==> flow/design.v (excerpt) <==
module apb_uart #(
    parameter SYSTEM_FREQUENCY = 50_000_000,
    parameter SAMPLING_RATE = 16
)(
    input pclk,  
    input preset_n,  
    input psel,
    input penable,
    input pwrite,
    input[11:0] paddr,
    input[3:0] pstrb,
    input[31:0] pwdata,
    output pready,
    output pslverr,
    output[31:0] prdata,
    output irq,
    output logic baud_o,
    output logic tick_rx, 
    input cts_n,
    input rx,
    output tx,
    output rts_n
);
Size: about 3,800 cells after synthesis, about 810 flip-flops, roughly 94 I/O pins, ~0.034 mm² of cells after synthesis.
make LEC_CHECK=0 ABC_AREA=1 CAP_MARGIN=20 CORE_MARGIN=2 CORE_UTILIZATION=72 CTS_CLUSTER_DIAMETER=374 CTS_CLUSTER_SIZE=10 SETUP_SLACK_MARGIN=1.0 SLEW_MARGIN=20 finish   # period 3.37 ns
run.sh (not shown) runs the stock make flow with config.mk's settings and CLKGATE_MAP_FILE=.
Rerun with:
--- a/flow/config.mk
+++ b/flow/config.mk
@@ -8,8 +8,11 @@
 export ABC_AREA = 1
 export CAP_MARGIN = 20
+export CORE_ASPECT_RATIO = 0.7
 export CORE_MARGIN = 2
 export CORE_UTILIZATION = 72
-export CTS_CLUSTER_DIAMETER = 374
+export CTS_CLUSTER_DIAMETER = 377
 export CTS_CLUSTER_SIZE = 10
-export SETUP_SLACK_MARGIN = 1.0
+export HOLD_SLACK_MARGIN = 0.18
+export PLACE_DENSITY_LB_ADDON = 0.12
+export SETUP_SLACK_MARGIN = 0.99
 export SLEW_MARGIN = 20
After rerunning: Die area barely changes; global-route usage went up by 1.2 points; maximum frequency went up by a few percent; combinational power went up slightly; clock power went up slightly; worst setup slack improved by 0.11 ns; final cell count stays the same; cell area hardly moves; hold slack improved by 0.21 ns; wire length went up by a few percent; count of clock-buffer cells in the layout went up by 1.
Rerun with:
==> flow/config.mk (replaced) <==
export PLATFORM = sky130hd
export DESIGN_NAME = apb_uart
export DESIGN_NICKNAME = apb_uart
export VERILOG_FILES = /design/flow/design.v
export SDC_FILE = /design/flow/constraint.sdc
export NUM_CORES = 4
export LEC_CHECK = 0
export CAP_MARGIN = 40
export CORE_MARGIN = 2
export CORE_UTILIZATION = 72
export CTS_CLUSTER_DIAMETER = 43
export CTS_CLUSTER_SIZE = 50
export PLACE_DENSITY_LB_ADDON = 0.0
export SETUP_SLACK_MARGIN = 0.99
export SLEW_MARGIN = 20
Maximum frequency falls by 5.2%.
Global-route usage came out higher by 0.82 points.
Die size is lower by 2.1%.
Cell area came out higher by 2.2%.
Hold slack degrades by 0.14 ns.
Cell count goes down by 16%.
Rerun with:
==> flow/config.mk (replaced) <==
export PLATFORM = sky130hd
export DESIGN_NAME = apb_uart
export DESIGN_NICKNAME = apb_uart
export VERILOG_FILES = /design/flow/design.v
export SDC_FILE = /design/flow/constraint.sdc
export NUM_CORES = 4
export LEC_CHECK = 0
export ABC_AREA = 1
export CAP_MARGIN = 20
export CORE_MARGIN = 2
export CORE_UTILIZATION = 72
export CTS_CLUSTER_DIAMETER = 377
export CTS_CLUSTER_SIZE = 10
export SETUP_SLACK_MARGIN = 0.99
export SLEW_MARGIN = 20
=> The new run went through all stages and came out clean; routed wire length came out lower by a few percent; sequential power barely changes; synthesized area rose by a few percent; worst hold slack degrades by 0.082 ns; sequential share of layout area climbs by 1.1 points; clock-buffer cell count is higher by 56; clock power fell by roughly a tenth; utilization is lower by 4.0 points.

Setup of red:
Starting RTL as in the previous note.
export LEC_CHECK = 0
export CAP_MARGIN = 25
export CELL_PAD_IN_SITES_DETAIL_PLACEMENT = 0
export CORE_ASPECT_RATIO = 1.17
export CORE_MARGIN = 6
export CORE_UTILIZATION = 20
export CTS_CLUSTER_DIAMETER = 57
export CTS_CLUSTER_SIZE = 15
export PLACE_DENSITY = 0.93
export SETUP_SLACK_MARGIN = 0.95
export SLEW_MARGIN = 10
export TNS_END_PERCENT = 35
create_clock -name core_clock -period 4.05 [get_ports {pclk}]
[inputs] blue vs red
Settings: a deleted CELL_PAD_IN_SITES_DETAIL_PLACEMENT that had been 0; a change of CORE_UTILIZATION from 20 to 68; a deleted SETUP_SLACK_MARGIN that had been 0.95; a deleted CTS_CLUSTER_DIAMETER that had been 57; a deleted TNS_END_PERCENT that had been 35; a change of CORE_MARGIN from 6 to 2; a change of CTS_CLUSTER_SIZE from 15 to 50; a change of CAP_MARGIN from 25 to 20; a deleted PLACE_DENSITY that had been 0.93; a deleted CORE_ASPECT_RATIO that had been 1.17; a change of SLEW_MARGIN from 10 to 20; a change of the clock period (ns, I/O delays scaled along) from 4.05 to 3.62.
Notes after the runs:
Cmp blue and red / amount of wire on met3 after detailed routing / higher: red. Changes observed in blue relative to red: logic gate share of total power fell by 0.2 points, met1 layer wirelength in the final routing has increased, wire length of the first global-routing pass went down by about 6.5%. Compared with red, blue shows a lower via count. Run comparison: red library cell contributing the largest single delay on the critical path sky130_fd_sc_hd__clkdlybuf4s50_1; blue library cell contributing the largest single delay on the critical path sky130_fd_sc_hd__or4b_1. The routed length on met2 reported for blue is smaller than that of red by about 9%. Against red, blue comes in about 30% higher on wire length per cell after detailed routing. blue vs red: chip footprint down by more than half. Fraction of the core area occupied by cells at floorplan: blue > red. Compare blue and red | sum of net half-perimeters after detailed placement lower: blue.
Modified inputs, green compared to blue
Settings: CORE_UTILIZATION now 33, was 68; CTS_CLUSTER_SIZE no longer set, was 50; the clock period (ns, I/O delays scaled along) now 27.7, was 3.62.
[summary]
Timing, DRC, antenna: 0 failures across blue and green
green against blue: synthesized area per cell essentially unchanged; insertion delay at the late pin of the worst-skew pair increased 0.02 ns; amount of wire on met3 after detailed routing decreased 3.9%; final standard cell area without fillers increased about 1.9%.
What orange does differently from green at the input level:
Settings: a change of CORE_UTILIZATION from 33 to 40; a change of the clock period (ns, I/O delays scaled along) from 27.7 to 20.0.
Notes after the runs:
Design area: green and orange compared, lower one is orange
Against green as the reference, orange delivers a lower routed wire length.
Per the comparison of orange with green, reported leakage power up 0.51%; inverter count flat; area growth from synthesis to final layout fell by 0.61 points; area used by sequential logic in the layout did not really move; total power grew by 39%.
Compared with green, in orange count of vias placed by the detailed router held, number of cells on the critical path went down, peak supply drop now sits higher.

Starting RTL as in the previous note.
## apb_uart
module apb_uart #(
    parameter SYSTEM_FREQUENCY = 50_000_000,
    parameter SAMPLING_RATE = 16
)(
    input pclk,  
    input preset_n,  
    input psel,
    input penable,
    input pwrite,
    input[11:0] paddr,
    input[3:0] pstrb,
    input[31:0] pwdata,
    output pready,
    output pslverr,
    output[31:0] prdata,
    output irq,
    output logic baud_o,
    output logic tick_rx, 
    input cts_n,
    input rx,
    output tx,
    output rts_n
);
    localparam logic [11:0] ADDR_TDR = 12'h000;
    localparam logic [11:0] ADDR_RDR = 12'h004;
    localparam logic [11:0] ADDR_LCR = 12'h008;
    localparam logic [11:0] ADDR_OCR = 12'h00C;
    localparam logic [11:0] ADDR_LSR = 12'h010;
    localparam logic [11:0] ADDR_FCR = 12'h014;
    localparam logic [11:0] ADDR_IER = 12'h018;
    localparam logic [11:0] ADDR_IIR = 12'h01C;
    localparam logic [11:0] ADDR_HCR = 12'h020;
    logic [31:0] tdr;
    logic [31:0] rdr;
    logic [31:0] lcr;
    logic [31:0] ocr;
    logic [31:0] lsr;
    logic [31:0] fcr;
    logic [31:0] ier;
    logic [31:0] iir;
    logic [31:0] hcr;
    logic [31:0] pwdata_d;
    logic psel_d;
    logic penable_d;
    logic pwrite_d;
    logic [11:0] paddr_d;
    logic [3:0] pstrb_d;
    always_ff @(posedge pclk or negedge preset_n) begin
        if(~preset_n) begin
             pwdata_d<= 0;
             psel_d <= 0;
             penable_d <= 0;
             pwrite_d <= 0;
             paddr_d <= 0;
             pstrb_d <= 0;
        end else begin
            pwdata_d <= pwdata;
            psel_d <= psel;
  ...
==> flow/config.mk <==
export PLATFORM = sky130hd
export DESIGN_NAME = apb_uart
export DESIGN_NICKNAME = apb_uart
export VERILOG_FILES = /design/flow/design.v
export SDC_FILE = /design/flow/constraint.sdc
export NUM_CORES = 4
export LEC_CHECK = 0
export ABC_AREA = 1
export CAP_MARGIN = 20
export CORE_ASPECT_RATIO = 0.72
export CORE_MARGIN = 2
export CORE_UTILIZATION = 72
export CTS_CLUSTER_DIAMETER = 374
export CTS_CLUSTER_SIZE = 10
export HOLD_SLACK_MARGIN = 0.29
export PLACE_DENSITY_LB_ADDON = 0.14
export SETUP_SLACK_MARGIN = 1.0
export SLEW_MARGIN = 20
==> flow/constraint.sdc <==
create_clock -name core_clock -period 3.37 [get_ports {pclk}]
set_input_delay 0.6740 -clock core_clock [delete_from_list [all_inputs] [get_ports {pclk}]]
set_output_delay 0.6740 -clock core_clock [all_outputs]
set_load 0.01 [all_outputs]
The starting point finished clean.
Edit:
--- a/flow/config.mk
+++ b/flow/config.mk
@@ -8 +7,0 @@
-export ABC_AREA = 1
@@ -13,5 +12,4 @@
-export CTS_CLUSTER_DIAMETER = 374
-export CTS_CLUSTER_SIZE = 10
-export HOLD_SLACK_MARGIN = 0.29
-export PLACE_DENSITY_LB_ADDON = 0.14
-export SETUP_SLACK_MARGIN = 1.0
+export CTS_CLUSTER_SIZE = 50
+export HOLD_SLACK_MARGIN = 0.3
+export PLACE_DENSITY_LB_ADDON = 0.01
+export SETUP_SLACK_MARGIN = 0.96
Sequential power is about the same.
Clock-buffer cell count decreases by 48.
Routed wire length decreases by 0.95%.
Combinational power increases by 22%.
Core utilization increases by 2.4 points.
Final area increases by 0.43%.
Power increases by 0.89%.
Edit:
--- a/flow/config.mk
+++ b/flow/config.mk
@@ -7,0 +8 @@
+export ABC_AREA = 1
@@ -12,4 +13,4 @@
-export CTS_CLUSTER_SIZE = 50
-export HOLD_SLACK_MARGIN = 0.3
-export PLACE_DENSITY_LB_ADDON = 0.01
-export SETUP_SLACK_MARGIN = 0.96
+export CTS_CLUSTER_DIAMETER = 374
+export CTS_CLUSTER_SIZE = 10
+export PLACE_DENSITY = 0.36
+export SETUP_SLACK_MARGIN = 1.0
Effect: The new run ran to the end with no violations; total power is lower by 1.2%; first-iteration DRC count climbs by 11%; setup slack gets better by 110 ps; routed wire length fell by 1.5%; critical path depth drops by 5; die size is higher by 2.1%; count of clock-buffer cells in the layout increases by 46; sequential share of layout area came out higher by 0.28 points; area after synthesis came out higher by 2.1%; via count is higher by 11%; sequential power stays flat.
Edit:
==> flow/config.mk (replaced) <==
export PLATFORM = sky130hd
export DESIGN_NAME = apb_uart
export DESIGN_NICKNAME = apb_uart
export VERILOG_FILES = /design/flow/design.v
export SDC_FILE = /design/flow/constraint.sdc
export NUM_CORES = 4
export LEC_CHECK = 0
export CAP_MARGIN = 20
export CORE_MARGIN = 2
export CORE_UTILIZATION = 70
export PLACE_DENSITY_LB_ADDON = 0.01
export SETUP_SLACK_MARGIN = 0.98
export SLEW_MARGIN = 20
Result: Combinational power rises by 30%. Sequential share of layout area stays flat. Global-route usage shrinks by 2.3 points. Final cell count falls by 17%.
Edit:
--- a/flow/config.mk
+++ b/flow/config.mk
@@ -8,0 +9 @@
+export CORE_ASPECT_RATIO = 0.72
@@ -10 +11,4 @@
-export CORE_UTILIZATION = 70
+export CORE_UTILIZATION = 72
+export CTS_CLUSTER_DIAMETER = 26
+export CTS_CLUSTER_SIZE = 50
+export HOLD_SLACK_MARGIN = -0.09
@@ -12 +16 @@
-export SETUP_SLACK_MARGIN = 0.98
+export SETUP_SLACK_MARGIN = 0.96
Effect: The changed run ran to the end with no violations. First-iteration DRC count rises by 60%. Core utilization rises by 7.3 points. Clock-buffer cell count rises by 58. Routed wire length rises by 24%. Cell count rises by 2.5%. Design area rises by 5.8%. Synthesized area stays the same. Non-clock buffer count falls by 2. Worst hold slack loses 110 ps.
Edit:
--- a/flow/config.mk
+++ b/flow/config.mk
@@ -8,2 +8,2 @@
-export CAP_MARGIN = 20
-export CORE_ASPECT_RATIO = 0.72
+export CAP_MARGIN = 0
+export CORE_ASPECT_RATIO = 1.75
@@ -12 +11,0 @@
-export CTS_CLUSTER_DIAMETER = 26
@@ -14 +13 @@
-export HOLD_SLACK_MARGIN = -0.09
+export HOLD_SLACK_MARGIN = 0.3
Fmax grows by 4.4%.
Die size stays flat.
Combinational power goes down by about 4%.
Clock skew went down by 8.7 ps.
Worst setup slack gains 120 ps.
First-iteration DRC count is lower by 52%.
No activity file was given, so power comes from the tool's default toggle rates.
